run 1:
## life16
module life16(
    input clk,
    input load,
    input [255:0] data,
    output reg [255:0] q);
clock: 5.0 ns
lec_check: 0
cap_margin: 0
cell_pad_in_sites_detail_placement: 1
core_aspect_ratio: 0.64
core_margin: 7
core_utilization: 26
cts_cluster_diameter: 334
gpl_timing_driven: 0
hold_slack_margin: 0.27
max_routing_layer: met5
min_routing_layer: met1
setup_slack_margin: -0.07
slew_margin: 15
run.sh (not shown) runs the stock make flow with config.mk's settings and CLKGATE_MAP_FILE=.
Run 1 | stages: all done | timing, DRC, antenna: all pass
--- input diff run 1..run 2 ---
Settings: CTS_CLUSTER_DIAMETER changed from 334 to 342; CORE_ASPECT_RATIO removed (was 0.64); CORE_MARGIN changed from 7 to 6; SETUP_SLACK_MARGIN removed (was -0.07); MAX_ROUTING_LAYER changed from met5 to met4; MIN_ROUTING_LAYER changed from met1 to met2; CAP_MARGIN changed from 0 to 20; HOLD_SLACK_MARGIN removed (was 0.27); SLEW_MARGIN changed from 15 to 20.
Results
Note that the per-cell via count in the routed design recorded for run 1 amounts to 0.72 times the value seen in run 2.
Between run 1 and run 2, the difference in fraction of area in multi-input gates is negligible.
[compare] base=run 1 new=run 2: number of unique standard cell types used by synthesis shows no meaningful change, worst hold slack shows no meaningful change.
### run 2 -> run 3
Settings: SETUP_SLACK_MARGIN now 1.16, previously not set; PLACE_DENSITY_LB_ADDON now 0.19, previously not set; MIN_ROUTING_LAYER no longer set, was met2; CTS_CLUSTER_DIAMETER no longer set, was 342; CORE_MARGIN now 2, was 6; CORE_ASPECT_RATIO now 1.66, previously not set; CORE_UTILIZATION now 40, was 26; HOLD_SLACK_MARGIN now 0.15, previously not set; CAP_MARGIN now 30, was 20; GPL_TIMING_DRIVEN no longer set, was 0; CELL_PAD_IN_SITES_GLOBAL_PLACEMENT now 1, previously not set.
[summary]
Compared to run 2, run 3 has number of cells in the finished layout apart from fillers 60 lower.
Run 3 against run 2: met2 routed wirelength dropped 7700 um, final cycle utilization of the critical path dropped 12 points, global-route usage dropped 2.2 points.
[compare] base=run 2 new=run 3: worst-case clock skew moved down, count of vias placed by the detailed router moved down, register-to-register slack moved up.

---

Setup of north:
The RTL this note starts from:
==> flow/design.v <==
module life16(
    input clk,
    input load,
    input [255:0] data,
    output reg [255:0] q);
reg [3:0] sum;    
always @(posedge clk) begin
    if (load) begin q <= data; end
    else begin
        for (integer count = 0 ; count < 256 ; count++) begin
        if (count == 0) begin
            sum = q[1] + q[15] + q[16] + q[17] + q[31] + q[240] + q[241] +  q[255]; 
        end else if (count == 15) begin
            sum = q[14] + q[16] + q[0] + q[31] + q[240] + q[254] + q[30]  + q[255];
        end else if (count == 240) begin
            sum = q[0] + q[1] + q[15] + q[239] + q[241] + q[224] + q[225] + q[255];
        end else if (count == 255) begin
            sum = q[0] + q[14] +  q[15] + q[224] + q[238] + q[240] + q[239] + q[254];
        end else if (count > 0 && count < 15) begin
            sum = q[count -1] + q[count +1] + q[count +16] + q[count +15] + q[count +17] + q[count + 240] + q[count +239] + q[count +241];
        end else if (count % 16 == 0) begin 
            sum = q[count -1] + q[count +1] + q[count +15] + q[count +16] + q[count +17] + q[count -15] + q[count -16] + q[count +31];
        end else if (count % 16 == 15)  begin
            sum = q[count -1] + q[count +1] + q[count +15] + q[count -15]  + q[count +16] + q[count -16] + q[count -17]  + q[count -31];
        end else if (count > 240 && count < 255) begin
            sum = q[count -1] + q[count +1] + q[count - 15] + q[count - 16] + q[count - 17] + q[count - 240] + q[count - 241] + q[count - 239];
        end else begin
            sum = q[count -1] + q[count +1] + q[count -15] + q[count -16]  + q[count -17] + q[count +15] + q[count +16] + q[count +17];
        end
        if ((sum == 0 || sum == 1) || (sum >= 4)) begin
         	q[count] <= 0;
    	end else if (sum == 3) begin
         	q[count] <= 1;
    	end
    end
    end
end
endmodule
==> flow/config.mk <==
export PLATFORM = sky130hd
export DESIGN_NAME = life16
export DESIGN_NICKNAME = life16
export VERILOG_FILES = /design/flow/design.v
export SDC_FILE = /design/flow/constraint.sdc
export NUM_CORES = 4
export LEC_CHECK = 0
export CAP_MARGIN = 15
export CORE_MARGIN = 2
export CORE_UTILIZATION = 70
export CTS_CLUSTER_SIZE = 24
export HOLD_SLACK_MARGIN = -0.09
export MAX_ROUTING_LAYER = met4
export SLEW_MARGIN = 20
==> flow/constraint.sdc <==
create_clock -name core_clock -period 3.75 [get_ports {clk}]
set_input_delay 0.7500 -clock core_clock [delete_from_list [all_inputs] [get_ports {clk}]]
set_output_delay 0.7500 -clock core_clock [all_outputs]
set_load 0.01 [all_outputs]
Completing all stages was not enough for north: its layout failed the final checks because of setup timing.
Changes in south relative to north:
==> flow/config.mk <==
export PLATFORM = sky130hd
export DESIGN_NAME = life16
export DESIGN_NICKNAME = life16
export VERILOG_FILES = /design/flow/design.v
export SDC_FILE = /design/flow/constraint.sdc
export NUM_CORES = 4
export LEC_CHECK = 0
export CAP_MARGIN = 20
export CORE_MARGIN = 2
export CORE_UTILIZATION = 72
export SETUP_SLACK_MARGIN = -0.2
export SLEW_MARGIN = 20
==> flow/constraint.sdc <==
create_clock -name core_clock -period 2.15 [get_ports {clk}]
set_input_delay 0.4300 -clock core_clock [delete_from_list [all_inputs] [get_ports {clk}]]
set_output_delay 0.4300 -clock core_clock [all_outputs]
set_load 0.01 [all_outputs]
The flow ended early for south: it failed with a tool error in 4_1_cts. Summary of south over north: sum of net half-perimeters after detailed placement went up about 40%; net count after synthesis comparable. south ends up with lower core footprint than north does.
diff inputs: south => east
diff --git a/flow/config.mk b/flow/config.mk
--- a/flow/config.mk
+++ b/flow/config.mk
@@ -7,6 +7,7 @@
 export LEC_CHECK = 0
+export ABC_AREA = 1
 export CAP_MARGIN = 20
 export CORE_MARGIN = 2
-export CORE_UTILIZATION = 72
-export SETUP_SLACK_MARGIN = -0.2
+export CORE_UTILIZATION = 70
+export SETUP_SLACK_MARGIN = 0.01
 export SLEW_MARGIN = 20
Results
To summarise east: no stage aborted, but the layout did not pass its checks, failing on setup timing.
Diff south -> east: HPWL reported at the end of detailed placement shows a reduction of 39000 µm; synthesized netlist cell count shows an increase of 1520; chip area line of the yosys report shows an increase of about 3.7%.
### east -> west
diff --git a/flow/config.mk b/flow/config.mk
--- a/flow/config.mk
+++ b/flow/config.mk
@@ -7,7 +7,5 @@
 export LEC_CHECK = 0
-export ABC_AREA = 1
 export CAP_MARGIN = 20
 export CORE_MARGIN = 2
-export CORE_UTILIZATION = 70
-export SETUP_SLACK_MARGIN = 0.01
+export CORE_UTILIZATION = 47
 export SLEW_MARGIN = 20
==> flow/constraint.sdc <==
create_clock -name core_clock -period 4.43 [get_ports {clk}]
set_input_delay 0.8860 -clock core_clock [delete_from_list [all_inputs] [get_ports {clk}]]
set_output_delay 0.8860 -clock core_clock [all_outputs]
set_load 0.01 [all_outputs]
Results
west: done, clean on timing, DRC and antenna
Between west and east, the yosys synthesis chip area is lower for west.
Length of the first detailed-routing pass in iterations ended up 7 lower on west than on east.
Of west and east, the run reporting the lower required time of the critical path was east.
